==> design.v <==
module interFrameSpace (samplePoint, rst, canRX, frameReady, endOverload, isOverload, isStart);
	input wire samplePoint, rst, canRX, frameReady, endOverload;
	output wire isOverload, isStart;
	parameter bit1_intermission = 0, bit2_intermission = 1, bit3_intermission = 2, bus_idle = 3;
	reg [2:0]state;
	reg isOverload0, isStart0;
	reg endError;
	assign isOverload = isOverload0;
	assign isStart = isStart0;
	always @ (posedge samplePoint) begin
		if (rst) begin
			state <= bus_idle;
			isOverload0 <= 0;
			isStart0 <= 0;
			endError <= 0;
		end else begin
		if (frameReady == 0)begin
			state <= bit1_intermission;
			isOverload0 <= 0;
			isStart0 <= 0;
			if (endOverload)
				endError <= 1;
		end
		if (isOverload) begin
			isOverload0 <= 0;
		end
		if (frameReady == 1 && endOverload == 1) begin
			if (canRX == 1) begin
				state <= bit2_intermission;
				isOverload0 <= 0;
				isStart0 <= 0;
			end else begin
				state <= bit1_intermission;
				isOverload0 <= 1;
				isStart0 <= 0;
			end
		end
		if ((frameReady == 1 && endOverload == 0) || endError == 1) begin
			case (state)
				bit1_intermission:
					if (canRX == 1) begin
						state <= bit2_intermission;
						isOverload0 <= 0;
						isStart0 <= 0;
					end else begin
						state <= bit1_intermission;
						isOverload0 <= 1;
						isStart0 <= 0;
						endError <= 0;
					end
				bit2_intermission:
					if (canRX == 1) begin
						state <= bit3_intermission;
						isOverload0 <= 0;
						isStart0 <= 0;
					end else begin
						state <= bit1_intermission;
						isOverload0 <= 1;
						isStart0 <= 0;
						endError <= 0;
					end
				bit3_intermission:
					if (canRX == 1) begin
						state <= bus_idle;
						isOverload0 <= 0;
						isStart0 <= 0;
					end else begin
						state <= bit1_intermission;
						isOverload0 <= 0;
						isStart0 <= 1;
						endError <= 0;
					end
				bus_idle:
					if (canRX == 1) begin
						state <= bus_idle;
						isOverload0 <= 0;
						isStart0 <= 0;
					end else begin
						state <= bit1_intermission;
						isOverload0 <= 0;
						isStart0 <= 1;
						endError <= 0;
					end
			endcase
		end
		end
	end
endmodule
module overload (samplePoint, rst, canRX, isOverload, isError, endOverload);
	input wire samplePoint, rst, canRX, isOverload, isError;
	output wire endOverload;
	parameter overload_flag = 0, overload_superposition = 1, overload_delimiter = 2;
	reg [1:0]state;
	reg [4:0]count;
	reg endOverload0;
	reg alredyOverError;
	assign endOverload = endOverload0;
	always @ (posedge samplePoint) begin
		if (rst) begin
			state <= overload_flag;
			count <= 0;
			endOverload0 <= 0;
			alredyOverError <= 0;
		end else begin
		if (endOverload0) begin
			endOverload0 <= 0;
		end
		if (isOverload == 1 || isError == 1 || alredyOverError == 1) begin
			case (state)
				overload_flag:  
					if (isOverload == 1 || alredyOverError == 1) begin
						if (canRX == 0) begin 
							if (count == 4) begin
								state <= overload_superposition;
								count <= count + 1;
							end else begin
								alredyOverError <= 1;
								count <= count + 1;
							end
						end else if (canRX == 1) begin
							alredyOverError <= 1;
							count <= 0;
							state <= overload_flag;
						end
					end else if (isError == 1 || alredyOverError == 1) begin
						if (canRX == 0) begin 
							if (count == 5) begin
								state <= overload_superposition;
								count <= count + 1;
							end else begin
								alredyOverError <= 1;
								count <= count + 1;
							end
						end else if (canRX == 1) begin
							alredyOverError <= 1;
							count <= 0;
							state <= overload_flag;
						end
					end
				overload_superposition:
					if (canRX == 0) begin 
						if (count < 11) begin
							count <= count + 1;
						end else begin
							count <= 0;
							state <= overload_flag;
						end
					end else if (canRX == 1) begin
						state <= overload_delimiter;
						count <= 1;
					end
				overload_delimiter:
					if (canRX == 1) begin 
						if (count < 7) begin
							count <= count + 1;
						end else begin
							endOverload0 <= 1;
							alredyOverError <= 0;
							state <= overload_flag;
							count <= 0;
						end
					end else if (canRX == 0) begin
						if (count == 7) begin 
							state <= overload_flag;
							count <= 1;
						end else begin
							count <= 0;
							state <= overload_flag;
						end
					end
			endcase
		end
		end
	end
endmodule
module framecontroller
(
	input	sp, rst, CAN_RX, reset, isStuff, errorFlag,
	output reg BS_onoff,
	output reg [1:0]CRCtype,
	output reg BRS_Stop,
	output reg invalidBit,
	output reg  CRCcalc_on,
	output reg  CRCtime, 
	output reg ackValue,
	output reg  RTR_SRR,
	output reg  IDE,
	output reg 	EDL,
	output reg  BRS,
	output reg RTR_r1,
	output reg frameReady
);
	parameter arbID_st = 0, RTR_SRR_st = 1, IDE0_st = 2, IDE1_st = 3, r0_EDL_st = 4;
	parameter extID_st = 5, extRTR_st = 6, r1_EDL_st = 7, r0_FD_st = 8, BRS_st = 9;
	parameter ESI_st = 10, DLC_st = 11, data_st = 12, crc15_st = 13, crc17_st = 14;
	parameter crc21_st = 15, crcDel_st = 16, ack_st = 17, ackDel_st = 18, eof_st = 19;
	parameter ready_st = 20, error_st = 21;
	reg		[4:0]state;
	reg		[9:0]cont;
	reg		[6:0]dlc;
	reg		FD;
	reg		bitlido;
	reg		frameReady_v;
	always @ (posedge sp) begin
		if (rst) begin
			state <= ready_st;
			cont = 0;
			dlc = 0;
			FD = 0;
			BS_onoff = 0;
			CRCtype = 0;
			CRCtime = 0;
			CRCcalc_on = 0;
			BRS_Stop = 0;
			invalidBit = 0;
			ackValue = 0;
			RTR_SRR = 0;
			IDE = 0;
			EDL = 0;
			BRS = 0;
			RTR_r1 = 0;
			frameReady_v = 1;
		end
		else
		if (reset) begin
			state <= arbID_st;
			cont = 1;
			dlc = 0;
			FD = 0;
			BS_onoff = 0;
			CRCtype = 0;
			CRCtime = 0;
			CRCcalc_on = 0;
			BRS_Stop = 0;
			invalidBit = 0;
			ackValue = 0;
			RTR_SRR = 0;
			IDE = 0;
			EDL = 0;
			BRS = 0;
			RTR_r1 = 0;
			frameReady_v = 0;
			BS_onoff = 1;
			CRCcalc_on = 1;
			if(errorFlag)
			begin
				state <= error_st;
			end
		end
		else
		if (~isStuff) begin
			case (state)
				arbID_st:  
					begin
						if(cont < 10)
						begin
							cont = cont +1;
						end
						else
						begin
							state <= RTR_SRR_st;
						end
					end
				RTR_SRR_st:  
					begin
						RTR_SRR = CAN_RX;
						if (CAN_RX)
						begin
							state <= IDE1_st;
						end
						else
						begin
							state <= IDE0_st;
						end
					end
				IDE0_st:
					begin
					IDE = CAN_RX;
					if(~CAN_RX)
						begin
							state <= r0_EDL_st;
						end
					else
						begin
							state <= error_st;
						end
					end
				IDE1_st:
					begin
					IDE = CAN_RX;
					if (CAN_RX)
						begin
							cont = 0;
							state <= extID_st;
						end
						else
						begin
							state <= r0_EDL_st;
						end
					end
				extID_st:
					if (cont < 17)
					begin
						cont = cont + 1;
					end
					else
					begin
						state <= extRTR_st;
					end
				extRTR_st:
					begin
						RTR_r1 = CAN_RX;
						state <= r1_EDL_st;
					end
				r1_EDL_st:
					begin
						EDL = CAN_RX;
						if (CAN_RX)
						begin
							state <= r0_FD_st;
						end
						else
						begin
							state <= r0_EDL_st;
						end
					end
				r0_EDL_st:
					begin
						EDL = CAN_RX;
						if (CAN_RX)
						begin
							state <= r0_FD_st;
						end
						else
						begin
							cont = 0;
							state <= DLC_st;
						end
					end
				r0_FD_st:
					if(~CAN_RX)
					begin
						FD = 1;
						state <= BRS_st;
					end
					else
					begin
						state <= error_st;
					end
				BRS_st:
					begin
						BRS = CAN_RX;
						BRS_Stop = CAN_RX;
						state <= ESI_st;
					end
				ESI_st:
					begin
						cont = 0;
						state <= DLC_st;
					end
				DLC_st: 
					begin
						dlc = dlc << 1;
						dlc = dlc + CAN_RX;
						cont = cont + 1;
						bitlido = CAN_RX;
						if (cont == 4  && dlc != 0) 
						begin
							cont = 0;
							if(dlc > 8 && FD == 0)
							begin
								dlc = 8;
							end
							else if(dlc > 8)
							begin
								case(dlc)
									9:
										dlc = 12;
									10:
										dlc = 16;
									11:
										dlc = 20;
									12:
										dlc = 24;
									13:
										dlc = 32;
									14:
										dlc = 48;
									15:
										dlc = 64;
								endcase
							end
							state <= data_st;
						end
						else if(cont == 4 && dlc == 0)
						begin
							cont =0;
							if(FD == 0)
							begin
								state <= crc15_st;
							end
							else if(dlc <= 16)
							begin
								state <= crc17_st;
							end
							else
							begin
								state <= crc21_st;
							end
						end
					end
				data_st:
					begin
						if(FD)
							begin
								BRS_Stop = 1;
							end
						cont = cont + 1;
						if (cont==8*dlc)  
						begin
							if(FD == 0)
							begin
								cont = 0;
								state <= crc15_st;
							end
							else if(dlc <= 16)
							begin
								cont = 0;
								state <= crc17_st;
							end
							else
							begin
								cont = 0;
								state <= crc21_st;
							end
						end
					end
				crc15_st:
					begin
						CRCcalc_on =0;
						CRCtime = 1;
						CRCtype = 1;
						cont = cont +1;
						if (cont==15)
						begin
							state <= crcDel_st;
						end
					end
				crc17_st:
					begin
						CRCcalc_on =0;
						CRCtime = 1;
						CRCtype = 2;
						cont = cont +1;
						if (cont==17)
						begin
							state <= crcDel_st;
						end
					end
				crc21_st:
					begin
						CRCcalc_on =0;
						CRCtime = 1;
						CRCtype = 3;
						cont = cont +1;
						if (cont==21)
						begin
							state <= crcDel_st;
						end
					end
				crcDel_st:
					begin
						CRCtime = 0;
						CRCtype = 0;
						BS_onoff = 0;
						BRS_Stop = 0;
						if(CAN_RX)
						begin
							state <= ack_st;
						end
						else
						begin
							state <= error_st;
						end
					end
				ack_st:
					state <= ackDel_st;
				ackDel_st:
					if(CAN_RX)
					begin
						cont = 0;
						state <= eof_st;
					end
					else
					begin
						state <= error_st;
					end
				eof_st:
					begin
						cont = cont +1;
						if(cont==7)
						begin
							frameReady_v = 1;
							state <= ready_st;
						end
					end
				ready_st:
					begin
						frameReady_v = 1;
						state <= ready_st;
					end
				error_st:
					begin
						cont = 0;
						dlc = 0;
						FD = 0;
					end
			endcase
		end
		frameReady <= frameReady_v;
	end
endmodule
module DatavsRemote(
RTR_SRR,
IDE,
RTR_r1,
isRemote
);
	input RTR_SRR, IDE, RTR_r1;
	output isRemote;
	assign isRemote = RTR_SRR & (IDE ~^ RTR_r1);
endmodule
module frameSize
(
	input	sp, rst, isStuff, reset,
	output reg [9:0] size
);
	always @ (posedge sp) begin
		if (rst)
			begin
				size <= 10'b0;
			end
		else if (reset)
			begin
				size <= 10'b1;
			end
		else if (~isStuff)
			begin
				size <= size + 1;
			end
	end
endmodule
module frameStorage
(
	input	sp, rst, CAN_RX, isStuff, reset,
	output reg [150:0] frame
);
	always @ (posedge sp) begin
		if (rst)
			begin
				frame = 0;
			end
		else if (reset)
			begin
				frame = 0;
				frame = frame << 1;
				frame = frame + CAN_RX;
			end
		else if (~isStuff)
			begin
				frame = frame << 1;
				frame = frame + CAN_RX;
			end
	end
endmodule
module frameMakerTop (samplePoint, reset, canRX, isError, isStuff, endOverload, BS_onoff, CRCtype, BRS_Stop, invalidBit, CRCcalc_on, CRCtime, ackValue, IDE, EDL, BRS, isRemote, size, frame, frameReady, isStart);
	input wire samplePoint, reset, canRX, isError, isStuff;
	output wire endOverload, BS_onoff, BRS_Stop, invalidBit, CRCcalc_on, CRCtime, ackValue, IDE, EDL, BRS, isRemote, frameReady, isStart;
	output wire [1:0] CRCtype;
	output wire [9:0] size;
	output wire [150:0] frame;
	wire isOverloadFromInterframe, RTR_SRR, RTR_r1;
	interFrameSpace ifs (samplePoint, reset, canRX, frameReady, endOverload, isOverloadFromInterframe, isStart);
	overload ov (samplePoint, reset, canRX, isOverloadFromInterframe, isError, endOverload);
	framecontroller fc (samplePoint, reset, canRX, isStart, isStuff, isError, BS_onoff, CRCtype, BRS_Stop, invalidBit, CRCcalc_on, CRCtime, ackValue, RTR_SRR, IDE, EDL, BRS, RTR_r1, frameReady);
	DatavsRemote dr (RTR_SRR, IDE, RTR_r1, isRemote);
	frameSize fsz (samplePoint, reset, isStuff, isStart, size);
	frameStorage fst (samplePoint, reset, canRX, isStuff, isStart, frame);
endmodule
==> run.sh <==
#!/bin/bash
# the make line also repeats each setting of config.mk as NAME=value (left out here)
make -C /OpenROAD-flow-scripts/flow DESIGN_CONFIG=/design/flow/config.mk WORK_HOME=/design/flow/orfs CLKGATE_MAP_FILE= finish
==> config.mk <==
export PLATFORM = sky130hd
export DESIGN_NAME = frameMakerTop
export DESIGN_NICKNAME = frameMakerTop
export VERILOG_FILES = /design/flow/design.v
export SDC_FILE = /design/flow/constraint.sdc
export NUM_CORES = 4
export LEC_CHECK = 0
export ABC_AREA = 0
export CAP_MARGIN = 10
export CELL_PAD_IN_SITES_DETAIL_PLACEMENT = 0
export CORE_ASPECT_RATIO = 0.82
export CORE_MARGIN = 2
export CORE_UTILIZATION = 58
export CTS_CLUSTER_SIZE = 56
export GPL_ROUTABILITY_DRIVEN = 0
export MAX_ROUTING_LAYER = met4
export PLACE_DENSITY_LB_ADDON = 0.04
export SETUP_SLACK_MARGIN = 1.49
export SLEW_MARGIN = 20
export TNS_END_PERCENT = 40
==> constraint.sdc <==
create_clock -name core_clock -period 5.21 [get_ports {samplePoint}]
set_input_delay 1.0420 -clock core_clock [delete_from_list [all_inputs] [get_ports {samplePoint}]]
set_output_delay 1.0420 -clock core_clock [all_outputs]
set_load 0.01 [all_outputs]
==> metrics.log, run 1 <==
[report] implementation figures
INFO  metric outcome = no timing/DRC/antenna violations
INFO  metric grt_antenna_before_repair = 0
INFO  metric power.clock.total = 0.00168 W
INFO  metric dp.final_hpwl = 14,900 um
INFO  metric comb_area = 4670 um^2
INFO  metric timing.critical_path.slowest_cell_delay = 0.93 ns
INFO  metric share_of_the_synthesized_netlist_area_taken_by_xor_and_xnor_gates = 1.80%
INFO  metric synth.comb.largest_family = simple AND/OR/NAND/NOR gates
INFO  metric power_switching = 0.000804 W
INFO  metric worstHoldStart = fc.CRCtype[1]$_SDFFE_PP0P_
INFO  metric cts_tree = built
INFO  metric chip_area = 17,700 um^2
INFO  metric diodes_inserted = 0
INFO  metric synth-simple-area-share = 18.0%
INFO  metric power_density = 299 nW/um^2
INFO  metric postPlaceCellArea = 11,500 um^2
INFO  metric clock_power_share = 45.8%
INFO  metric mux_cell_area_share = 16.4%
INFO  metric edf_count = 0
INFO  metric pg_comb = 0.000197 W
INFO  metric slew_viol_final = 0
INFO  metric detail_route.iter0.violations = 493
INFO  metric post-route-cell-area = 12,300 um^2
INFO  metric ioPinCount = 181
INFO  metric required = 5.58 ns
INFO  metric number_of_global_route_vias_before_repair = 7,270
INFO  metric timing.hold.worst_path_depth = 2
INFO  metric vias_per_cell = 5.55
INFO  metric timing.final.setup_violations = 0
INFO  metric routed_wirelength = 22,500 um
INFO  metric synth_to_final_area_change = 27.1%
INFO  metric core_area = 16,200 um^2
INFO  metric drtAntennaViolNets = 0
INFO  metric io_buffer_count = 178
INFO  metric rows = 42
INFO  metric max_slew_margin = 42.5%
INFO  metric synth_top_cell_by_area = sky130_fd_sc_hd__dfxtp_1
INFO  metric clock-skew-final = 0.00837 ns
INFO  metric rsz0062_at_grt = no
INFO  metric crit_path_end_kind = flop
INFO  metric synth.top_cell.area_share = 47.7%
INFO  metric yosys_cells = 1,050
INFO  metric initial_core_util = 59.6%
INFO  metric overflow = 0
INFO  metric synth.top_cells.by_area = sky130_fd_sc_hd__dfxtp_1, sky130_fd_sc_hd__mux2i_1, sky130_fd_sc_hd__nor2_1
INFO  metric cts.clk_slew.worst_paths = 0.06 ns
INFO  metric critical_path_buf_inv_count = 3
INFO  metric final_core_utilization = 75.8%
INFO  metric worstReg2RegEnd = fc.cont[0]$_SDFFE_PP0P_
INFO  metric dr.pass1.iters = 5
INFO  metric clock-sinks = 230
INFO  metric worst_r2r_startpoint = fc.cont[0]$_SDFFE_PP0P_
INFO  metric postCtsSetupBuffers = 0
INFO  metric post_synth_ao_oa_area_fraction = 11.0%
INFO  metric log.warning_count = 33
INFO  metric yosys_warnings = 5
INFO  metric p_seq = 0.00179 W
INFO  metric total_power = 0.00366 W
INFO  metric ff_type = sky130_fd_sc_hd__dfxtp_1
INFO  metric htree_num_levels = 1
INFO  metric p_int = 0.00286 W
INFO  metric synth_sequential_area_ratio = 47.7%
INFO  metric post_cts_resize_count = 0
INFO  metric synth.cell_area = 9650 um^2
INFO  metric wire_length_of_the_first_global_routing_pass = 36,600 um
INFO  metric crit_cells = 5
INFO  metric ctsLongestPathBuffers = 3
INFO  metric synthArstFlopShare = 0%
INFO  metric cap_viol_max_count = 0
INFO  metric worstSetupPathType = in -> reg
INFO  metric critical_path_peak_fanout = 65
INFO  metric critPathLaunch = reset
INFO  metric routedWlPerCell = 15.8 um
INFO  metric yosysUniqueCellTypes = 73
INFO  metric yosys-stat-area = 9650 um^2
INFO  metric hold-path-endpoint = fc.CRCtype[1]$_SDFFE_PP0P_
INFO  metric ctsRootBufferMaster = sky130_fd_sc_hd__clkbuf_16
INFO  metric grt.total_usage = 25.4%
INFO  metric static-leakage-power = 4.83 nW
INFO  metric share_seq_of_total_power = 48.8%
INFO  metric fillerInstances = 1,207
INFO  metric die_width = 146 um
INFO  metric die_height = 121 um
INFO  metric maxClockFrequency = 322 MHz
INFO  metric top_cells_by_count = sky130_fd_sc_hd__dfxtp_1, sky130_fd_sc_hd__nor2_1, sky130_fd_sc_hd__mux2i_1
INFO  metric worstSetupStartpointType = input port
INFO  metric latest_clock_arrival_within_the_worst_skew_pair = 0.49 ns
INFO  metric postCtsHoldBufs = 0
INFO  metric finalCritPeriodShare = 59.6%
INFO  metric rrSetupSlack = 2.64 ns
INFO  metric synthesis.area_per_instance = 9.19 um^2
INFO  metric synth_adder_area_share = 1.04%
INFO  metric setup.worst_path.end = fst.frame[22]$_SDFFE_PP0N_
INFO  metric drc_errors = 0
INFO  metric totalNegativeSetupSlack = 0 ns
INFO  metric vias = 7,920
INFO  metric arrival = 3.48 ns
INFO  metric fin_nets = 1,205
INFO  metric min-delay-path-class = reg -> reg
INFO  metric gate_count_post_synth = 1,050
INFO  metric synth-seq-cells = 230
INFO  metric layout.area.seq = 4600 um^2
INFO  metric grt_start_max_net_pins = 117
INFO  metric hold_viol = 0
INFO  metric comb_power_share = 5.4%
INFO  metric cts_made_buffers = 23
INFO  metric crit_path_cell_trace = clkdlybuf4s50_1 > inv_1 > nand2_4 > buf_4 > nor2_1
INFO  metric critPathTopFamily = buffers and inverters
INFO  metric worst_slew_pin_slew = 0.862 ns
INFO  metric post-synth-top-count-cell = sky130_fd_sc_hd__dfxtp_1
INFO  metric slowest_stage = sky130_fd_sc_hd__clkdlybuf4s50_1
INFO  metric layout_min_cycle_time = 3.11 ns
INFO  metric timing.reg2reg.worst_path_depth = 8
INFO  metric pwr_top = sequential cells
INFO  metric switching_share_of_power = 21.9%
INFO  metric irDropWorstVdd = 0.000213 V
==> area by class of cell <==
cell class / instances / area share [%]
repair buffers: 184 / 15.2
flip-flops and latches: 230 / 37.5
clock buffers: 27 / 4.90
clock inverters: 12 / 1.36
well taps: 220 / 2.24
multi-input cells: 732 / 38.1
inverters: 21 / 0.643
==> metal layers <==
metal	track usage, %	part of all wire (%)	wire (um)	up-vias
li1	-	-	-	3927
met1	33.9	46	10300	3722
met2	40.0	46	10400	249
met3	6.04	6.9	1550	22
met4	4.67	1.3	290	0
met5	-	0	0	-
==> stage by stage <==
stage,instances,worst slack [ns],hold slack [ns]
2_1_floorplan,1051,2.85,0.446
3_3_place_gp,1387,1.69,0.464
3_5_place_dp,1387,1.60,0.471
4_1_cts,1426,2.12,0.479
5_1_grt,1426,1.91,0.508
6_report,1426,2.10,0.478
==> run 2, diff against run 1 <==
ABC_AREA = 1   (was 0)
CAP_MARGIN = 20   (was 10)
CELL_PAD_IN_SITES_DETAIL_PLACEMENT = not set   (was 0)
CORE_ASPECT_RATIO = not set   (was 0.82)
CTS_CLUSTER_DIAMETER = 192   (was not set)
CTS_CLUSTER_SIZE = 15   (was 56)
GPL_ROUTABILITY_DRIVEN = not set   (was 0)
MAX_ROUTING_LAYER = not set   (was met4)
PLACE_DENSITY_LB_ADDON = not set   (was 0.04)
SETUP_SLACK_MARGIN = not set   (was 1.49)
TNS_END_PERCENT = not set   (was 40)
clock period = 1.67 ns   (was 5.21 ns; I/O delays follow)
==> metrics.log, run 2 <==
[report] implementation figures
INFO  metric critPathLaunch = fc.cont[1]$_SDFFE_PP0P_
INFO  metric ioPinCount = 181
INFO  metric dp.final_hpwl = 17,800 um
INFO  metric synthesis.area_per_instance = 7.18 um^2
INFO  metric arrival = 2.32 ns
INFO  metric yosys_warnings = 5
INFO  metric ff_type = sky130_fd_sc_hd__dfxtp_1
INFO  metric ctsLongestPathBuffers = 3
INFO  metric check-failures = setup timing
INFO  metric maxClockFrequency = 532 MHz
INFO  metric postCtsHoldBufs = 0
INFO  metric power_switching = 0.00261 W
INFO  metric required = 2.11 ns
INFO  metric number_of_global_route_vias_before_repair = 9,050
INFO  metric die_height = 131 um
INFO  metric timing.final.setup_violations = 26
INFO  metric log.warning_count = 39
INFO  metric grt_antenna_before_repair = 0
INFO  metric worstSetupPathType = reg -> reg
INFO  metric gr-max-usage-layer = met2
INFO  metric wire_length_of_the_first_global_routing_pass = 43,200 um
INFO  metric pwr_top = sequential cells
INFO  metric cts.clk_slew.worst_paths = 0.07 ns
INFO  metric grt_start_max_net_pins = 150
INFO  metric initial_core_util = 59.2%
INFO  metric cts_tree = built
INFO  metric crit_cells = 13
INFO  metric critPathTopFamily = simple AND/OR/NAND/NOR gates
INFO  metric comb_power_share = 9.6%
INFO  metric critical_path_buf_inv_count = 1
INFO  metric gate_count_post_synth = 1,309
INFO  metric p_int = 0.00799 W
INFO  metric timing.hold.worst_path_depth = 4
INFO  metric synth-simple-area-share = 26.6%
INFO  metric p_seq = 0.00559 W
INFO  metric drc_errors = 0
INFO  metric mux_cell_area_share = 0%
INFO  metric worst_r2r_startpoint = fc.cont[1]$_SDFFE_PP0P_
INFO  metric timing.reg2reg.worst_path_depth = 13
INFO  metric critical_path_peak_fanout = 5
INFO  metric ctsRootBufferMaster = sky130_fd_sc_hd__clkbuf_16
INFO  metric cts_made_buffers = 19
INFO  metric synth_sequential_area_ratio = 49.0%
INFO  metric crit_path_end_kind = flop
INFO  metric max_slew_margin = 60.5%
INFO  metric hold_viol = 0
INFO  metric gr-usage-met1 = 37.0%
INFO  metric routedWlPerCell = 15.1 um
INFO  metric globalRouteMet2Util = 48.8%
INFO  metric timing.critical_path.slowest_cell_delay = 0.38 ns
INFO  metric top_cells_by_count = sky130_fd_sc_hd__nand2_1, sky130_fd_sc_hd__dfxtp_1, sky130_fd_sc_hd__a21oi_1
INFO  metric vias_per_cell = 5.40
INFO  metric share_seq_of_total_power = 52.8%
INFO  metric power.clock.total = 0.00398 W
INFO  metric min-delay-path-class = in -> reg
INFO  metric outcome = failed layout checks
INFO  metric drtAntennaViolNets = 0
INFO  metric chip_area = 17,200 um^2
INFO  metric synth_adder_area_share = 1.06%
INFO  metric slowest_stage = sky130_fd_sc_hd__dfxtp_4
INFO  metric pre_cts_ws = -0.431 ns
INFO  metric use_met3 = 7.33%
INFO  metric yosys_cells = 1,309
INFO  metric finish.cell_count_without_fillers = 1,781
INFO  metric finalCritPeriodShare = 113%
INFO  metric worstReg2RegEnd = fc.dlc[6]$_SDFFE_PP0P_
INFO  metric numPlacedInstances = 1,751
INFO  metric io_buffer_count = 178
INFO  metric synth.cell_area = 9400 um^2
INFO  metric synth.comb.largest_family = simple AND/OR/NAND/NOR gates
INFO  metric synth_top_cell_by_area = sky130_fd_sc_hd__dfxtp_1
INFO  metric htree_num_levels = 1
INFO  metric share_of_the_synthesized_netlist_area_taken_by_xor_and_xnor_gates = 0%
INFO  metric gp_routability_congestion = 0.939
INFO  metric irDropWorstVdd = 0.000781 V
INFO  metric post-synth-top-count-cell = sky130_fd_sc_hd__nand2_1
INFO  metric overflow = 0
INFO  metric rows = 46
INFO  metric switching_share_of_power = 24.6%
INFO  metric yosysUniqueCellTypes = 41
INFO  metric hold-path-endpoint = fsz.size[3]$_SDFFE_PP0N_
INFO  metric fin_nets = 1,577
INFO  metric synth-seq-cells = 230
INFO  metric synth_to_final_area_change = 36.8%
INFO  metric layout_min_cycle_time = 1.88 ns
INFO  metric worstHoldStart = isStuff
INFO  metric die_width = 131 um
INFO  metric setup.worst_path.end = fc.dlc[6]$_SDFFE_PP0P_
INFO  metric crit_path_cell_trace = ha_4 > nand2_4 > nor2_4 > nand2_2 > nand2_2 > nand3_4 > inv_1 > nand2_2 > nor2_4 > nand2_2 > o21ai_1 > nand2_1 > a21oi_2
INFO  metric synth.top_cells.by_area = sky130_fd_sc_hd__dfxtp_1, sky130_fd_sc_hd__nand2_1, sky130_fd_sc_hd__a21oi_1
INFO  metric slew_viol_final = 0
INFO  metric synthArstFlopShare = 0%
INFO  metric clock-skew-final = 0.0214 ns
INFO  metric power_density = 824 nW/um^2
INFO  metric post_synth_ao_oa_area_fraction = 16.7%
INFO  metric clock-sinks = 230
INFO  metric core_area = 15,900 um^2
INFO  metric rrSetupSlack = -0.21 ns
INFO  metric synth.top_cell.area_share = 49.0%
INFO  metric pg_comb = 0.00102 W
INFO  metric grt.total_usage = 29.4%
INFO  metric vias = 9,611
INFO  metric routed_wirelength = 26,800 um
INFO  metric dr.pass1.iters = 5
INFO  metric diodes_inserted = 0
INFO  metric critPathMostFrequentCell = sky130_fd_sc_hd__nand2_2
INFO  metric worst_slew_pin_slew = 0.592 ns
INFO  metric final_critical_path_setup_slack = -0.210 ns
INFO  metric edf_count = 0
INFO  metric detail_route.iter0.violations = 739
INFO  metric rsz0062_at_grt = yes
INFO  metric static-leakage-power = 5.57 nW
INFO  metric latest_clock_arrival_within_the_worst_skew_pair = 0.50 ns
INFO  metric cap_viol_max_count = 0
INFO  metric yosys-stat-area = 9400 um^2
INFO  metric worstSetupStartpointType = flop
INFO  metric clock_power_share = 37.6%
-- run 2: area by class of cell --
cell class                      count  area, um^2
Clock buffer                       20         479
Inverter                           97         369
Timing Repair Buffer              299        2640
Sequential cell                   230        4630
Fill cell                        1180        3020
Clock inverter                      2        20.0
Multi-Input combinational cell    917        4450
Tap cell                          216         270
-- run 2: per-stage QoR --
step / hold slack [ns] / area, um^2 / util [%] / TNS (ns) / power [W]
floorplan: 0.408 / 9440 / - / 0 / 0.00621
global placement: 0.423 / 12200 / 77.1 / -13.15 / 0.00664
detailed placement: 0.426 / 12200 / 77.1 / -16.29 / 0.00665
CTS: 0.198 / 12700 / 80.2 / -2.55 / 0.0106
global route: 0.213 / 12900 / 81.0 / -7.03 / 0.0110
finish: 0.206 / 12900 / 81.0 / -3.99 / 0.0106
-- run 2: timing repair --
item / in CTS / in global routing
gates resized: 238 / 28
gates cloned: 0 / 0
buffers inserted: 6 / 2
setup endpoints to repair: 200 / 40
pin swaps: 32 / 14
-- run 2: per-layer routing --
layer	up-vias	share of wire (%)
met4	0	4.0
met2	340	46
li1	4774	-
met5	-	0
met3	90	7.9
met1	4407	42
==> run 3, diff against run 2 <==
CORE_UTILIZATION = 66   (was 58)
HOLD_SLACK_MARGIN = -0.09   (was not set)
clock period = 1.86 ns   (was 1.67 ns; I/O delays follow)
==> metrics.log, run 3 <==
[report] implementation figures
INFO  metric outcome = failed layout checks
INFO  metric check-failures = setup timing
INFO  metric totalNegativeSetupSlack = -7.32 ns
INFO  metric rows = 43
INFO  metric cts_tree = built
INFO  metric crit_path_end_kind = flop
INFO  metric switching_share_of_power = 26.5%
INFO  metric pwr_top = sequential cells
INFO  metric gate_count_post_synth = 1,309
INFO  metric die_width = 123 um
INFO  metric cap_viol_max_count = 0
INFO  metric share_of_the_synthesized_netlist_area_taken_by_xor_and_xnor_gates = 0%
INFO  metric final_critical_path_setup_slack = -0.486 ns
INFO  metric mux_cell_area_share = 0%
INFO  metric log.warning_count = 38
INFO  metric grt_antenna_before_repair = 1
INFO  metric core_area = 13,900 um^2
INFO  metric crit_path_cell_trace = ha_4 > nand2_8 > nor2_4 > nand2_2 > nand2_4 > nand3_4 > nor2_4 > nand4_1 > buf_4 > nand3_2 > o221ai_2
INFO  metric clock_power_share = 38.1%
INFO  metric static-leakage-power = 4.88 nW
INFO  metric critPathTopFamily = simple AND/OR/NAND/NOR gates
INFO  metric drc_errors = 0
INFO  metric synth_top_cell_by_area = sky130_fd_sc_hd__dfxtp_1
INFO  metric critPathLaunch = fc.cont[0]$_SDFFE_PP0P_
INFO  metric hold-path-endpoint = fsz.size[3]$_SDFFE_PP0N_
INFO  metric finish.cell_count_without_fillers = 1,711
INFO  metric wire_length_of_the_first_global_routing_pass = 51,300 um
INFO  metric synth.comb.largest_family = simple AND/OR/NAND/NOR gates
INFO  metric fin_nets = 1,544
INFO  metric rrSetupSlack = -0.49 ns
INFO  metric routed_wirelength = 40,700 um
INFO  metric overflow = 0
INFO  metric synth_to_final_area_change = 37.4%
INFO  metric grt_start_max_net_pins = 152
INFO  metric die_height = 123 um
INFO  metric detail_route.iter0.violations = 2,480
INFO  metric comb_power_share = 10.2%
INFO  metric final_core_utilization = 93.1%
INFO  metric rsz0062_at_grt = yes
INFO  metric postPlaceCellArea = 11,900 um^2
INFO  metric setup.worst_path.end = fc.state[18]$_DFF_P_
INFO  metric power_switching = 0.00258 W
INFO  metric p_seq = 0.00502 W
INFO  metric maxClockFrequency = 426 MHz
INFO  metric synth_adder_area_share = 1.06%
INFO  metric dp.final_hpwl = 18,500 um
INFO  metric numPlacedInstances = 1,683
INFO  metric yosys_warnings = 5
INFO  metric io_buffer_count = 178
INFO  metric top_cells_by_count = sky130_fd_sc_hd__nand2_1, sky130_fd_sc_hd__dfxtp_1, sky130_fd_sc_hd__a21oi_1
INFO  metric ff_type = sky130_fd_sc_hd__dfxtp_1
INFO  metric routedWlPerCell = 23.8 um
INFO  metric chip_area = 15,200 um^2
INFO  metric timing.reg2reg.worst_path_depth = 11
INFO  metric worst_r2r_startpoint = fc.cont[0]$_SDFFE_PP0P_
INFO  metric vias = 11,700
INFO  metric edf_count = 0
INFO  metric vias_per_cell = 6.81
INFO  metric synth-seq-cells = 230
INFO  metric power_density = 752 nW/um^2
INFO  metric yosysUniqueCellTypes = 41
INFO  metric clock-sinks = 230
INFO  metric post_synth_ao_oa_area_fraction = 16.7%
INFO  metric worstHoldStart = isStuff
INFO  metric post-synth-top-count-cell = sky130_fd_sc_hd__nand2_1
INFO  metric worst_slew_pin_slew = 0.795 ns
INFO  metric crit_cells = 11
INFO  metric synthesis.area_per_instance = 7.18 um^2
INFO  metric critPathMostFrequentCell = sky130_fd_sc_hd__nor2_4
INFO  metric clock-skew-final = 0.0192 ns
INFO  metric finalCritPeriodShare = 126%
INFO  metric timing.final.setup_violations = 43
INFO  metric cts_made_buffers = 19
INFO  metric synth.cell_area = 9400 um^2
INFO  metric layout.area.seq = 4630 um^2
INFO  metric ctsRootBufferMaster = sky130_fd_sc_hd__clkbuf_16
INFO  metric hold_viol = 0
INFO  metric synth_sequential_area_ratio = 49.0%
INFO  metric synth.top_cell.area_share = 49.0%
INFO  metric ioPinCount = 181
INFO  metric layout_min_cycle_time = 2.35 ns
INFO  metric yosys-stat-area = 9400 um^2
INFO  metric gp_routability_congestion = 0.957
INFO  metric pg_comb = 0.000992 W
INFO  metric dr.pass1.iters = 15
INFO  metric number_of_global_route_vias_before_repair = 10,200
INFO  metric timing.hold.worst_path_depth = 4
INFO  metric htree_num_levels = 1
INFO  metric cts.clk_slew.worst_paths = 0.08 ns
INFO  metric slowest_stage = sky130_fd_sc_hd__nand4_1
INFO  metric grt.total_usage = 42.3%
INFO  metric min-delay-path-class = in -> reg
INFO  metric share_seq_of_total_power = 51.7%
INFO  metric required = 2.22 ns
INFO  metric synth-simple-area-share = 26.6%
INFO  metric worstReg2RegEnd = fc.state[18]$_DFF_P_
INFO  metric arrival = 2.70 ns
INFO  metric min_hold_slack = 0.298 ns
INFO  metric latest_clock_arrival_within_the_worst_skew_pair = 0.50 ns
INFO  metric post-route-cell-area = 12,900 um^2
INFO  metric worstSetupPathType = reg -> reg
INFO  metric worstSetupStartpointType = flop
INFO  metric ctsLongestPathBuffers = 3
INFO  metric p_int = 0.00714 W
INFO  metric power.clock.total = 0.00371 W
INFO  metric drtAntennaViolNets = 0
INFO  metric max_slew_margin = 47.0%
INFO  metric irDropWorstVdd = 0.000786 V
INFO  metric initial_core_util = 67.7%
INFO  metric timing.critical_path.slowest_cell_delay = 0.42 ns
INFO  metric fillerInstances = 480
INFO  metric synth.top_cells.by_area = sky130_fd_sc_hd__dfxtp_1, sky130_fd_sc_hd__nand2_1, sky130_fd_sc_hd__a21oi_1
INFO  metric critical_path_peak_fanout = 4
INFO  metric synthArstFlopShare = 0%
INFO  metric slew_viol_final = 0
INFO  metric comb_area = 4570 um^2
INFO  metric critical_path_buf_inv_count = 1
INFO  metric yosys_cells = 1,309
[run 3: stage by stage]
stage | setup WS, ns | power, W
final | -0.486 | 0.00972
after global routing | -1.06 | 0.00988
after CTS | -0.0338 | 0.00943
after detailed placement | -0.346 | 0.00592
after global placement | -0.278 | 0.00591
after floorplan | 0.0292 | 0.00557
[run 3: cell type report]
cell class              count  share of cell area [%]
diodes                      1                  0.0194
well taps                 180                    1.74
repair buffers            266                    20.4
clock inverters             1                  0.0872
multi-input cells         917                    35.4
inverters                  97                    2.88
flip-flops and latches    230                    35.8
clock buffers              19                    3.68
[run 3: per-layer routing]
layer / routed length [um] / global-route usage [%]
met5: 0 / 0
met4: 3850 / 18.4
met3: 5400 / 9.64
met2: 18500 / 72.0
met1: 13000 / 51.1
[run 3: timing repair]
action | in CTS | in global routing
hold buffers | 0 | 0
hold endpoints to repair | 0 | 0
resized | 63 | 88
buffers inserted | 4 | 3
setup endpoints to repair | 29 | 46
pin swaps | 33 | 37
==> run 4, diff against run 3 <==
ABC_AREA = 0   (was 1)
CELL_PAD_IN_SITES_DETAIL_PLACEMENT = 1   (was not set)
CELL_PAD_IN_SITES_GLOBAL_PLACEMENT = 2   (was not set)
CORE_ASPECT_RATIO = 1.09   (was not set)
CORE_MARGIN = 10   (was 2)
CORE_UTILIZATION = 41   (was 66)
CTS_CLUSTER_DIAMETER = not set   (was 192)
CTS_CLUSTER_SIZE = 58   (was 15)
GPL_ROUTABILITY_DRIVEN = 1   (was not set)
HOLD_SLACK_MARGIN = 0.03   (was -0.09)
MAX_ROUTING_LAYER = met4   (was not set)
MIN_ROUTING_LAYER = met2   (was not set)
PLACE_DENSITY_LB_ADDON = 0.01   (was not set)
SLEW_MARGIN = 5   (was 20)
TNS_END_PERCENT = 40   (was not set)
clock period = 5.21 ns   (was 1.86 ns; I/O delays follow)
==> metrics.log, run 4 <==
[report] implementation figures
INFO  metric outcome = no timing/DRC/antenna violations
INFO  metric totalNegativeSetupSlack = 0 ns
INFO  metric rrSetupSlack = 2.56 ns
INFO  metric drc_errors = 0
INFO  metric switching_share_of_power = 22.4%
INFO  metric synthesis.area_per_instance = 9.19 um^2
INFO  metric synth_to_final_area_change = 30.2%
INFO  metric slew_viol_final = 0
INFO  metric synth-simple-area-share = 18.0%
INFO  metric crit_cells = 3
INFO  metric cts_made_buffers = 26
INFO  metric critPathTopFamily = buffers and inverters
INFO  metric yosys_warnings = 5
INFO  metric irDropWorstVdd = 0.000215 V
INFO  metric ff_type = sky130_fd_sc_hd__dfxtp_1
INFO  metric vias = 10,800
INFO  metric finalCritPeriodShare = 54.1%
INFO  metric number_of_global_route_vias_before_repair = 12,500
INFO  metric worstSetupPathType = reg -> out
INFO  metric comb_power_share = 5.1%
INFO  metric final_core_utilization = 54.3%
INFO  metric edf_count = 0
INFO  metric synth_sequential_area_ratio = 47.7%
INFO  metric gr-usage-met1 = 0%
INFO  metric routedWlPerCell = 19.0 um
INFO  metric gate_count_post_synth = 1,050
INFO  metric wire_length_of_the_first_global_routing_pass = 46,100 um
INFO  metric yosysUniqueCellTypes = 73
INFO  metric power.clock.total = 0.00205 W
INFO  metric crit_path_end_kind = output port
INFO  metric synth.cell_area = 9650 um^2
INFO  metric required = 4.17 ns
INFO  metric rsz0062_at_grt = no
INFO  metric share_of_the_synthesized_netlist_area_taken_by_xor_and_xnor_gates = 1.80%
INFO  metric synth_top_cell_by_area = sky130_fd_sc_hd__dfxtp_1
INFO  metric post_synth_ao_oa_area_fraction = 11.0%
INFO  metric timing.reg2reg.worst_path_depth = 8
INFO  metric synthArstFlopShare = 0%
INFO  metric detail_route.iter0.violations = 1,165
INFO  metric ctsRootBufferMaster = sky130_fd_sc_hd__clkbuf_16
INFO  metric pwr_top = the clock network
INFO  metric gp_routability_congestion = 0.827
INFO  metric synth.comb.largest_family = simple AND/OR/NAND/NOR gates
INFO  metric power_density = 322 nW/um^2
INFO  metric io_buffer_count = 178
INFO  metric power_switching = 0.000909 W
INFO  metric hold-path-endpoint = fc.state[7]$_DFF_P_
INFO  metric pg_comb = 0.000208 W
INFO  metric synth-seq-cells = 230
INFO  metric synth.top_cells.by_area = sky130_fd_sc_hd__dfxtp_1, sky130_fd_sc_hd__mux2i_1, sky130_fd_sc_hd__nor2_1
INFO  metric grt.total_usage = 28.9%
INFO  metric drtAntennaViolNets = 0
INFO  metric setup.worst_path.end = isRemote
INFO  metric post_cts_resize_count = 0
INFO  metric top_cells_by_count = sky130_fd_sc_hd__dfxtp_1, sky130_fd_sc_hd__nor2_1, sky130_fd_sc_hd__mux2i_1
INFO  metric synth.top_cell.area_share = 47.7%
INFO  metric use_met3 = 36.8%
INFO  metric total_power = 0.00405 W
INFO  metric log.warning_count = 31
INFO  metric p_int = 0.00314 W
INFO  metric arrival = 1.78 ns
INFO  metric dp.final_hpwl = 18,800 um
INFO  metric clock-sinks = 230
INFO  metric grt_start_max_net_pins = 88
INFO  metric routed_wirelength = 28,800 um
INFO  metric latest_clock_arrival_within_the_worst_skew_pair = 0.54 ns
INFO  metric rows = 58
INFO  metric clock-skew-final = 0.0205 ns
INFO  metric timing.hold.worst_path_depth = 2
INFO  metric worst_slew_pin_slew = 1.06 ns
INFO  metric min-delay-path-class = reg -> reg
INFO  metric die_height = 180 um
INFO  metric post-synth-top-count-cell = sky130_fd_sc_hd__dfxtp_1
INFO  metric final_critical_path_setup_slack = 2.39 ns
INFO  metric layout_min_cycle_time = 2.82 ns
INFO  metric ctsLongestPathBuffers = 3
INFO  metric initial_core_util = 41.7%
INFO  metric core_area = 23,100 um^2
INFO  metric crit_path_cell_trace = xnor2_1 > and2_1 > clkdlybuf4s50_1
INFO  metric ioPinCount = 181
INFO  metric postCtsSetupBuffers = 0
INFO  metric static-leakage-power = 4.93 nW
INFO  metric hold_viol = 0
INFO  metric share_seq_of_total_power = 44.2%
INFO  metric critical_path_peak_fanout = 3
INFO  metric worstReg2RegEnd = fc.cont[0]$_SDFFE_PP0P_
INFO  metric max_slew_margin = 29.1%
INFO  metric mux_cell_area_share = 16.4%
INFO  metric htree_num_levels = 1
INFO  metric clock_power_share = 50.7%
INFO  metric dr.pass1.iters = 5
INFO  metric worstHoldStart = fc.state[12]$_DFF_P_
INFO  metric globalRouteMet2Util = 34.6%
INFO  metric chip_area = 30,100 um^2
INFO  metric yosys-stat-area = 9650 um^2
INFO  metric yosys_cells = 1,050
INFO  metric postCtsHoldBufs = 0
INFO  metric timing.critical_path.slowest_cell_delay = 0.60 ns
INFO  metric cts.clk_slew.worst_paths = 0.06 ns
INFO  metric p_seq = 0.00179 W
INFO  metric worst_r2r_startpoint = fc.cont[1]$_SDFFE_PP0P_
INFO  metric pre_cts_ws = 1.98 ns
INFO  metric cts_tree = built
INFO  metric synth_adder_area_share = 1.04%
INFO  metric maxClockFrequency = 355 MHz
INFO  metric slowest_stage = sky130_fd_sc_hd__clkdlybuf4s50_1
INFO  metric grt_antenna_before_repair = 0
INFO  metric vias_per_cell = 7.12
INFO  metric die_width = 167 um
INFO  metric diodes_inserted = 0
INFO  metric overflow = 0
INFO  metric fin_nets = 1,210
INFO  metric timing.final.setup_violations = 0
INFO  metric critPathLaunch = fc.IDE$_SDFFE_PP0P_
INFO  metric gr-max-usage-layer = met3
INFO  metric cap_viol_max_count = 0
INFO  metric worstSetupStartpointType = flop
INFO  metric critical_path_buf_inv_count = 1
==> run 4: cell type report <==
class / instances / area [um^2]
flip-flops and latches: 230 / 4600
clock buffers: 39 / 801
fillers: 2616 / 10600
repair buffers: 186 / 1870
well taps: 300 / 375
multi-input cells: 732 / 4670
clock inverters: 7 / 160
inverters: 21 / 78.8
==> run 4: routing by layer <==
metal  up-vias  part of all wire [%]  routed length [um]
met5         -                     0                   0
met4         0                   3.2                 918
met3       115                    40               11600
met2      2891                    57               16300
met1      3894                     0                   0
li1       3894                     -                   -
==> run 4: through the flow <==
stage                     instances  hold WS [ns]  cell area (um^2)
after detailed placement       1469         0.484             11600
final                          1515         0.500             12600
after floorplan                1051         0.446              9650
after CTS                      1515         0.492             12600
after global placement         1469         0.469             11600
after global routing           1515         0.527             12600
==> run 5, diff against run 4 <==
ABC_AREA = 1   (was 0)
CAP_MARGIN = 35   (was 20)
CELL_PAD_IN_SITES_DETAIL_PLACEMENT = not set   (was 1)
CELL_PAD_IN_SITES_GLOBAL_PLACEMENT = not set   (was 2)
CORE_ASPECT_RATIO = not set   (was 1.09)
CORE_MARGIN = 2   (was 10)
CORE_UTILIZATION = 31   (was 41)
CTS_CLUSTER_SIZE = not set   (was 58)
GPL_ROUTABILITY_DRIVEN = 0   (was 1)
HOLD_SLACK_MARGIN = not set   (was 0.03)
MAX_ROUTING_LAYER = not set   (was met4)
MIN_ROUTING_LAYER = not set   (was met2)
PLACE_DENSITY = 0.69   (was not set)
PLACE_DENSITY_LB_ADDON = not set   (was 0.01)
SETUP_SLACK_MARGIN = -0.19   (was not set)
SLEW_MARGIN = 20   (was 5)
TNS_END_PERCENT = not set   (was 40)
clock period = 4.95 ns   (was 5.21 ns; I/O delays follow)
==> metrics.log, run 5 <==
[report] implementation figures
INFO  metric chip_area = 31,700 um^2
INFO  metric crit_path_end_kind = flop
INFO  metric ff_type = sky130_fd_sc_hd__dfxtp_1
INFO  metric synth-seq-cells = 230
INFO  metric postCtsSetupBuffers = 0
INFO  metric power_switching = 0.000962 W
INFO  metric grt_antenna_before_repair = 0
INFO  metric synth.comb.largest_family = simple AND/OR/NAND/NOR gates
INFO  metric detail_route.iter0.violations = 641
INFO  metric irDropWorstVdd = 0.000219 V
INFO  metric ioPinCount = 181
INFO  metric critPathLaunch = canRX
INFO  metric grt.total_usage = 16.1%
INFO  metric pwr_top = the clock network
INFO  metric ctsRootBufferMaster = sky130_fd_sc_hd__clkbuf_16
INFO  metric ctsLongestPathBuffers = 3
INFO  metric worst_slew_pin_slew = 0.886 ns
INFO  metric die_height = 178 um
INFO  metric dp.final_hpwl = 17,400 um
INFO  metric fin_nets = 1,469
INFO  metric slew_viol_final = 0
INFO  metric fillerInstances = 2,982
INFO  metric totalNegativeSetupSlack = 0 ns
INFO  metric timing.reg2reg.worst_path_depth = 12
INFO  metric diodes_inserted = 0
INFO  metric worstReg2RegEnd = fc.frameReady$_SDFFE_PP1P_
INFO  metric number_of_global_route_vias_before_repair = 8,400
INFO  metric yosys-stat-area = 9400 um^2
INFO  metric layout_min_cycle_time = 2.87 ns
INFO  metric synthesis.area_per_instance = 7.18 um^2
INFO  metric switching_share_of_power = 23.6%
INFO  metric htree_num_levels = 1
INFO  metric pg_comb = 0.000236 W
INFO  metric edf_count = 0
INFO  metric cap_viol_max_count = 0
INFO  metric gate_count_post_synth = 1,309
INFO  metric synth.top_cells.by_area = sky130_fd_sc_hd__dfxtp_1, sky130_fd_sc_hd__nand2_1, sky130_fd_sc_hd__a21oi_1
INFO  metric outcome = no timing/DRC/antenna violations
INFO  metric hold-path-endpoint = ifs.state[2]$_DFF_P_
INFO  metric vias_per_cell = 4.84
INFO  metric p_int = 0.00311 W
INFO  metric cts.clk_slew.worst_paths = 0.06 ns
INFO  metric setup.worst_path.end = fc.dlc[5]$_SDFFE_PP0P_
INFO  metric latest_clock_arrival_within_the_worst_skew_pair = 0.52 ns
INFO  metric total_power = 0.00407 W
INFO  metric critical_path_peak_fanout = 17
INFO  metric pre_cts_ws = 1.58 ns
INFO  metric power_density = 330 nW/um^2
INFO  metric post-synth-top-count-cell = sky130_fd_sc_hd__nand2_1
INFO  metric crit_cells = 12
INFO  metric synth-simple-area-share = 26.6%
INFO  metric hold_viol = 0
INFO  metric routed_wirelength = 26,200 um
INFO  metric cts_made_buffers = 26
INFO  metric synth.cell_area = 9400 um^2
INFO  metric postCtsHoldBufs = 0
INFO  metric worstSetupPathType = in -> reg
INFO  metric dr.pass1.iters = 5
INFO  metric share_of_the_synthesized_netlist_area_taken_by_xor_and_xnor_gates = 0%
INFO  metric overflow = 0
INFO  metric synth_sequential_area_ratio = 49.0%
INFO  metric critical_path_buf_inv_count = 4
INFO  metric clock_power_share = 47.8%
INFO  metric drc_errors = 0
INFO  metric top_cells_by_count = sky130_fd_sc_hd__nand2_1, sky130_fd_sc_hd__dfxtp_1, sky130_fd_sc_hd__a21oi_1
INFO  metric comb_power_share = 5.8%
INFO  metric core_area = 29,700 um^2
INFO  metric cts_tree = built
INFO  metric arrival = 3.31 ns
INFO  metric yosysUniqueCellTypes = 41
INFO  metric vias = 9,031
INFO  metric power.clock.total = 0.00195 W
INFO  metric slowest_stage = sky130_fd_sc_hd__clkdlybuf4s50_1
INFO  metric post_synth_ao_oa_area_fraction = 16.7%
INFO  metric log.warning_count = 35
INFO  metric synthArstFlopShare = 0%
INFO  metric p_seq = 0.00189 W
INFO  metric timing.critical_path.slowest_cell_delay = 0.83 ns
INFO  metric initial_core_util = 31.6%
INFO  metric synth_to_final_area_change = 31.4%
INFO  metric timing.hold.worst_path_depth = 2
INFO  metric yosys_warnings = 5
INFO  metric crit_path_cell_trace = clkdlybuf4s50_1 > clkinv_1 > buf_4 > nand2_1 > nor2_1 > o21ai_0 > nand2_1 > nand4_1 > nand2_1 > inv_1 > nand3_1 > a21oi_1
INFO  metric clock-skew-final = 0.0102 ns
INFO  metric timing.final.setup_violations = 0
INFO  metric io_buffer_count = 178
INFO  metric synth_adder_area_share = 1.06%
INFO  metric max_slew_margin = 40.9%
INFO  metric maxClockFrequency = 348 MHz
INFO  metric post_cts_resize_count = 0
INFO  metric mux_cell_area_share = 0%
INFO  metric routedWlPerCell = 14.1 um
INFO  metric final_critical_path_setup_slack = 2.08 ns
INFO  metric rrSetupSlack = 2.72 ns
INFO  metric die_width = 178 um
INFO  metric finalCritPeriodShare = 58.1%
INFO  metric rsz0062_at_grt = no
INFO  metric required = 5.38 ns
INFO  metric synth_top_cell_by_area = sky130_fd_sc_hd__dfxtp_1
INFO  metric worstHoldStart = ifs.state[3]$_DFF_P_
INFO  metric clock-sinks = 230
INFO  metric critPathTopFamily = buffers and inverters
INFO  metric worst_r2r_startpoint = fc.cont[1]$_SDFFE_PP0P_
INFO  metric wire_length_of_the_first_global_routing_pass = 42,600 um
INFO  metric static-leakage-power = 4.23 nW
INFO  metric rows = 63
INFO  metric yosys_cells = 1,309
INFO  metric min-delay-path-class = reg -> reg
INFO  metric synth.top_cell.area_share = 49.0%
INFO  metric critPathMostFrequentCell = sky130_fd_sc_hd__nand2_1
INFO  metric drtAntennaViolNets = 0
INFO  metric worstSetupStartpointType = input port
INFO  metric share_seq_of_total_power = 46.4%
INFO  metric grt_start_max_net_pins = 149
## run 5: per-stage QoR
stage / instance area [um^2] / hold WS [ns] / util (%) / instances
after floorplan: 9410 / 0.408 / - / 1310
after global placement: 11500 / 0.423 / 38.7 / 1818
after detailed placement: 11500 / 0.427 / 38.7 / 1818
after CTS: 12400 / 0.435 / 41.6 / 1865
after global routing: 12400 / 0.454 / 41.6 / 1865
final: 12400 / 0.432 / 41.6 / 1865
## run 5: metal layers
metal  vias to the layer above  track usage, %  part of all wire [%]
met5                         -               0                     0
met4                         0            5.98                   3.2
met3                        54            4.37                   7.7
met2                       254            25.9                    46
met1                      4153            20.5                    44
li1                       4570               -                     -
## run 5: layout make-up
cell class                 count  area [um^2]  share of cell area [%]
clock buffer                  41          778                    6.30
clock inverter                 6         86.3                   0.699
inverter                      97          369                    2.99
multi-input combinational    917         4180                    33.8
sequential                   230         4600                    37.3
tap                          390          488                    3.95
timing repair buffer         184         1850                    15.0
==> run 6, diff against run 5 <==
ABC_AREA = not set   (was 1)
CAP_MARGIN = 20   (was 35)
CORE_UTILIZATION = 57   (was 31)
GPL_ROUTABILITY_DRIVEN = not set   (was 0)
PLACE_DENSITY = not set   (was 0.69)
SETUP_SLACK_MARGIN = not set   (was -0.19)
clock period = 2.24 ns   (was 4.95 ns; I/O delays follow)
==> metrics.log, run 6 <==
[report] implementation figures
INFO  metric grt_start_max_net_pins = 80
INFO  metric chip_area = 18,000 um^2
INFO  metric cts.clk_slew.worst_paths = 0.06 ns
INFO  metric synth_top_cell_by_area = sky130_fd_sc_hd__dfxtp_1
INFO  metric gp_routability_congestion = 0.861
INFO  metric timing.final.setup_violations = 0
INFO  metric arrival = 2.50 ns
INFO  metric post-synth-top-count-cell = sky130_fd_sc_hd__dfxtp_1
INFO  metric mux_cell_area_share = 16.4%
INFO  metric synth_sequential_area_ratio = 47.7%
INFO  metric layout.area.seq = 4610 um^2
INFO  metric critPathTopFamily = simple AND/OR/NAND/NOR gates
INFO  metric worstSetupStartpointType = flop
INFO  metric static-leakage-power = 5.09 nW
INFO  metric crit_cells = 9
INFO  metric synth.comb.largest_family = simple AND/OR/NAND/NOR gates
INFO  metric number_of_global_route_vias_before_repair = 7,725
INFO  metric synthArstFlopShare = 0%
INFO  metric crit_path_cell_trace = buf_4 > and3_1 > nand3_1 > nor3_1 > o211a_1 > a21boi_4 > buf_4 > o32ai_1 > nand2_1
INFO  metric synth_adder_area_share = 1.04%
INFO  metric grt_antenna_before_repair = 0
INFO  metric power.clock.total = 0.00432 W
INFO  metric synth_to_final_area_change = 31.6%
INFO  metric clock-sinks = 230
INFO  metric yosys-stat-area = 9650 um^2
INFO  metric critical_path_buf_inv_count = 2
INFO  metric worst_slew_pin_slew = 0.702 ns
INFO  metric dr.pass1.iters = 4
INFO  metric hold-path-endpoint = fc.state[2]$_DFF_P_
INFO  metric share_seq_of_total_power = 46.2%
INFO  metric cts_made_buffers = 25
INFO  metric critical_path_peak_fanout = 5
INFO  metric die_height = 134 um
INFO  metric fillerInstances = 1,247
INFO  metric critPathLaunch = fc.cont[0]$_SDFFE_PP0P_
INFO  metric vias_per_cell = 5.46
INFO  metric finalCritPeriodShare = 93.8%
INFO  metric max_slew_margin = 52.7%
INFO  metric hold_viol = 0
INFO  metric setup.worst_path.end = fc.cont[8]$_SDFFE_PP0P_
INFO  metric power_density = 708 nW/um^2
INFO  metric io_buffer_count = 178
INFO  metric latest_clock_arrival_within_the_worst_skew_pair = 0.53 ns
INFO  metric pwr_top = the clock network
INFO  metric final_core_utilization = 76.6%
INFO  metric synth-seq-cells = 230
INFO  metric comb_area = 4680 um^2
INFO  metric detail_route.iter0.violations = 389
INFO  metric power_switching = 0.00207 W
INFO  metric synthesis.area_per_instance = 9.19 um^2
INFO  metric pg_comb = 0.000513 W
INFO  metric ctsLongestPathBuffers = 3
INFO  metric drtAntennaViolNets = 0
INFO  metric rrSetupSlack = 0.14 ns
INFO  metric cap_viol_max_count = 0
INFO  metric wire_length_of_the_first_global_routing_pass = 38,000 um
INFO  metric rows = 47
INFO  metric synth.cell_area = 9650 um^2
INFO  metric edf_count = 0
INFO  metric comb_power_share = 5.7%
INFO  metric yosys_warnings = 5
INFO  metric grt.total_usage = 25.0%
INFO  metric maxClockFrequency = 476 MHz
INFO  metric routed_wirelength = 22,700 um
INFO  metric ctsRootBufferMaster = sky130_fd_sc_hd__clkbuf_16
INFO  metric clock-skew-final = 0.0113 ns
INFO  metric layout_min_cycle_time = 2.10 ns
INFO  metric gate_count_post_synth = 1,050
INFO  metric required = 2.64 ns
INFO  metric worstSetupPathType = reg -> reg
INFO  metric synth-simple-area-share = 18.0%
INFO  metric slowest_stage = sky130_fd_sc_hd__dfxtp_1
INFO  metric timing.critical_path.slowest_cell_delay = 0.34 ns
INFO  metric postPlaceCellArea = 11,800 um^2
INFO  metric routedWlPerCell = 15.5 um
INFO  metric synth.top_cell.area_share = 47.7%
INFO  metric drc_errors = 0
INFO  metric crit_path_end_kind = flop
INFO  metric diodes_inserted = 0
INFO  metric ff_type = sky130_fd_sc_hd__dfxtp_1
INFO  metric cts_tree = built
INFO  metric timing.hold.worst_path_depth = 3
INFO  metric switching_share_of_power = 23.0%
INFO  metric irDropWorstVdd = 0.000766 V
INFO  metric vias = 8,011
INFO  metric dp.final_hpwl = 15,000 um
INFO  metric synth.top_cells.by_area = sky130_fd_sc_hd__dfxtp_1, sky130_fd_sc_hd__mux2i_1, sky130_fd_sc_hd__nor2_1
INFO  metric critPathMostFrequentCell = sky130_fd_sc_hd__buf_4
INFO  metric ioPinCount = 181
INFO  metric top_cells_by_count = sky130_fd_sc_hd__dfxtp_1, sky130_fd_sc_hd__nor2_1, sky130_fd_sc_hd__mux2i_1
INFO  metric core_area = 16,600 um^2
INFO  metric slew_viol_final = 0
INFO  metric min-delay-path-class = in -> reg
INFO  metric timing.reg2reg.worst_path_depth = 9
INFO  metric worstHoldStart = isStuff
INFO  metric p_int = 0.00692 W
INFO  metric htree_num_levels = 1
INFO  metric fin_nets = 1,240
INFO  metric log.warning_count = 34
INFO  metric outcome = no timing/DRC/antenna violations
INFO  metric p_seq = 0.00415 W
INFO  metric worst_r2r_startpoint = fc.cont[0]$_SDFFE_PP0P_
INFO  metric post_synth_ao_oa_area_fraction = 11.0%
INFO  metric share_of_the_synthesized_netlist_area_taken_by_xor_and_xnor_gates = 1.80%
INFO  metric overflow = 0
INFO  metric clock_power_share = 48.1%
INFO  metric initial_core_util = 58.2%
INFO  metric rsz0062_at_grt = yes
INFO  metric post-route-cell-area = 12,700 um^2
INFO  metric die_width = 134 um
INFO  metric yosys_cells = 1,050
INFO  metric worstReg2RegEnd = fc.cont[8]$_SDFFE_PP0P_
INFO  metric min_hold_slack = 0.258 ns
INFO  metric yosysUniqueCellTypes = 73
[run 6: repair_timing]
action,4_1_cts,5_1_grt
endpoints found under the hold margin,0,0
setup buffers,0,2
setup endpoints to repair,0,11
gates resized,0,5
hold buffers,0,0
[run 6: area by class of cell]
class                      count  share of cell area [%]
multi-input combinational    732                    36.8
sequential                   230                    36.3
timing repair buffer         217                    17.2
clock buffer                  27                    5.14
tap                          220                    2.17
clock inverter                19                    1.78
inverter                      21                   0.621
[run 6: through the flow]
| step | setup TNS, ns | worst slack (ns) | instances | total power [W] |
|---|---|---|---|---|
| CTS | 0 | 0.00362 | 1464 | 0.00905 |
| finish | 0 | 0.139 | 1466 | 0.00899 |
| detailed placement | 0 | 0.0876 | 1418 | 0.00475 |
| global route | -0.0352 | -0.0205 | 1466 | 0.00929 |
| global placement | 0 | 0.109 | 1418 | 0.00475 |
| floorplan | 0 | 0.140 | 1051 | 0.00458 |
[run 6: routing by layer]
layer | GRT usage (%) | routed length (um) | vias up
met5 | 0 | 0 | -
li1 | - | - | 4007
met3 | 7.22 | 1600 | 38
met2 | 41.8 | 10700 | 202
met4 | 5.79 | 473 | 0
met1 | 32.3 | 9950 | 3764
==> run 7, diff against run 6 <==
ABC_AREA = 1   (was not set)
CORE_UTILIZATION = 30   (was 57)
GPL_TIMING_DRIVEN = 1   (was not set)
MIN_ROUTING_LAYER = met1   (was not set)
PLACE_DENSITY = 0.49   (was not set)
clock period = 2.6 ns   (was 2.24 ns; I/O delays follow)
==> metrics.log, run 7 <==
[report] implementation figures
INFO  metric outcome = no timing/DRC/antenna violations
INFO  metric crit_cells = 13
INFO  metric synthesis.area_per_instance = 7.18 um^2
INFO  metric cts_tree = built
INFO  metric total_power = 0.00790 W
INFO  metric setup.worst_path.end = fc.cont[4]$_SDFFE_PP0P_
INFO  metric synth_top_cell_by_area = sky130_fd_sc_hd__dfxtp_1
INFO  metric synth.cell_area = 9400 um^2
INFO  metric dp.final_hpwl = 18,700 um
INFO  metric top_cells_by_count = sky130_fd_sc_hd__nand2_1, sky130_fd_sc_hd__dfxtp_1, sky130_fd_sc_hd__a21oi_1
INFO  metric synth-simple-area-share = 26.6%
INFO  metric comb_area = 4180 um^2
INFO  metric synth.top_cell.area_share = 49.0%
INFO  metric rsz0062_at_grt = no
INFO  metric detail_route.iter0.violations = 591
INFO  metric power_density = 633 nW/um^2
INFO  metric synthArstFlopShare = 0%
INFO  metric required = 3.01 ns
INFO  metric ctsRootBufferMaster = sky130_fd_sc_hd__clkbuf_16
INFO  metric postCtsHoldBufs = 0
INFO  metric critPathMostFrequentCell = sky130_fd_sc_hd__nand2_1
INFO  metric timing.final.setup_violations = 0
INFO  metric synth_sequential_area_ratio = 49.0%
INFO  metric maxClockFrequency = 428 MHz
INFO  metric yosys_warnings = 5
INFO  metric min-delay-path-class = reg -> reg
INFO  metric log.warning_count = 35
INFO  metric synth_to_final_area_change = 32.8%
INFO  metric timing.critical_path.slowest_cell_delay = 0.44 ns
INFO  metric arrival = 2.75 ns
INFO  metric drtAntennaViolNets = 0
INFO  metric post-synth-top-count-cell = sky130_fd_sc_hd__nand2_1
INFO  metric post_synth_ao_oa_area_fraction = 16.7%
INFO  metric yosys-stat-area = 9400 um^2
INFO  metric min_hold_slack = 0.433 ns
INFO  metric core_area = 30,700 um^2
INFO  metric grt_start_max_net_pins = 159
INFO  metric edf_count = 0
INFO  metric post_cts_resize_count = 0
INFO  metric worst_r2r_startpoint = fc.cont[1]$_SDFFE_PP0P_
INFO  metric grt_antenna_before_repair = 0
INFO  metric synth.top_cells.by_area = sky130_fd_sc_hd__dfxtp_1, sky130_fd_sc_hd__nand2_1, sky130_fd_sc_hd__a21oi_1
INFO  metric rows = 64
INFO  metric timing.reg2reg.worst_path_depth = 13
INFO  metric ff_type = sky130_fd_sc_hd__dfxtp_1
INFO  metric critical_path_peak_fanout = 7
INFO  metric fin_nets = 1,477
INFO  metric chip_area = 32,800 um^2
INFO  metric yosys_cells = 1,309
INFO  metric irDropWorstVdd = 0.000405 V
INFO  metric drc_errors = 0
INFO  metric clock_power_share = 48.4%
INFO  metric pg_comb = 0.000477 W
INFO  metric timing.hold.worst_path_depth = 2
INFO  metric grt.total_usage = 16.8%
INFO  metric cts_made_buffers = 27
INFO  metric critical_path_buf_inv_count = 1
INFO  metric cts.clk_slew.worst_paths = 0.06 ns
INFO  metric worstSetupStartpointType = flop
INFO  metric critPathLaunch = fc.cont[1]$_SDFFE_PP0P_
INFO  metric finalCritPeriodShare = 89.9%
INFO  metric vias_per_cell = 4.73
INFO  metric slew_viol_final = 0
INFO  metric synth_adder_area_share = 1.06%
INFO  metric p_int = 0.00603 W
INFO  metric io_buffer_count = 178
INFO  metric vias = 8,888
INFO  metric layout.area.seq = 4600 um^2
INFO  metric mux_cell_area_share = 0%
INFO  metric die_height = 181 um
INFO  metric number_of_global_route_vias_before_repair = 8,358
INFO  metric clock-sinks = 230
INFO  metric power_switching = 0.00187 W
INFO  metric routed_wirelength = 27,900 um
INFO  metric slowest_stage = sky130_fd_sc_hd__dfxtp_1
INFO  metric gp_routability_congestion = 0.851
INFO  metric yosysUniqueCellTypes = 41
INFO  metric latest_clock_arrival_within_the_worst_skew_pair = 0.54 ns
INFO  metric comb_power_share = 6.0%
INFO  metric dr.pass1.iters = 5
INFO  metric max_slew_margin = 49.3%
INFO  metric gate_count_post_synth = 1,309
INFO  metric share_seq_of_total_power = 45.5%
INFO  metric ioPinCount = 181
INFO  metric overflow = 0
INFO  metric hold_viol = 0
INFO  metric rrSetupSlack = 0.26 ns
INFO  metric worstReg2RegEnd = fc.cont[4]$_SDFFE_PP0P_
INFO  metric fillerInstances = 3,249
INFO  metric hold-path-endpoint = ifs.state[2]$_DFF_P_
INFO  metric switching_share_of_power = 23.7%
INFO  metric clock-skew-final = 0.0158 ns
INFO  metric critPathTopFamily = simple AND/OR/NAND/NOR gates
INFO  metric pwr_top = the clock network
INFO  metric diodes_inserted = 0
INFO  metric postCtsSetupBuffers = 0
INFO  metric numPlacedInstances = 1,831
INFO  metric crit_path_cell_trace = ha_1 > nand2_1 > nor2_2 > nand2_1 > nand2_1 > nand3_1 > nor2_2 > buf_4 > nand2_1 > a21oi_1 > nand2_2 > nand2_1 > a21oi_1
INFO  metric p_seq = 0.00360 W
INFO  metric worstSetupPathType = reg -> reg
INFO  metric initial_core_util = 30.6%
INFO  metric totalNegativeSetupSlack = 0 ns
INFO  metric share_of_the_synthesized_netlist_area_taken_by_xor_and_xnor_gates = 0%
INFO  metric htree_num_levels = 1
INFO  metric ctsLongestPathBuffers = 3
INFO  metric crit_path_end_kind = flop
INFO  metric power.clock.total = 0.00382 W
INFO  metric finish.cell_count_without_fillers = 1,880
INFO  metric wire_length_of_the_first_global_routing_pass = 45,600 um
INFO  metric routedWlPerCell = 14.8 um
INFO  metric cap_viol_max_count = 0
INFO  metric synth.comb.largest_family = simple AND/OR/NAND/NOR gates
INFO  metric die_width = 181 um
INFO  metric worstHoldStart = ifs.state[3]$_DFF_P_
INFO  metric worst_slew_pin_slew = 0.760 ns
INFO  metric synth-seq-cells = 230
INFO  metric static-leakage-power = 4.30 nW
INFO  metric layout_min_cycle_time = 2.34 ns
-- run 7: routing by layer --
layer	vias to the layer above	part of all wire (%)	wire, um	global-route usage (%)
met4	0	2.2	604	4.20
met1	4098	45	12600	22.2
met3	41	7.1	1990	5.30
met5	-	0	0	0
met2	162	46	12700	26.7
li1	4587	-	-	-
-- run 7: through the flow --
stage | instance area [um^2] | setup WS (ns) | utilization (%)
floorplan | 9410 | 0.769 | -
global placement | 11600 | 0.0576 | 37.6
detailed placement | 11600 | 0.0842 | 37.6
CTS | 12500 | 0.294 | 40.6
global route | 12500 | 0.0109 | 40.6
finish | 12500 | 0.261 | 40.6
-- run 7: area by class of cell --
cell class / count / share of cell area [%]
clock inverters: 6 / 0.732
well taps: 396 / 3.97
flip-flops and latches: 230 / 36.9
repair buffers: 191 / 15.4
inverters: 97 / 2.96
multi-input cells: 917 / 33.5
clock buffers: 43 / 6.54
No activity file was given, so power comes from the tool's default toggle rates.
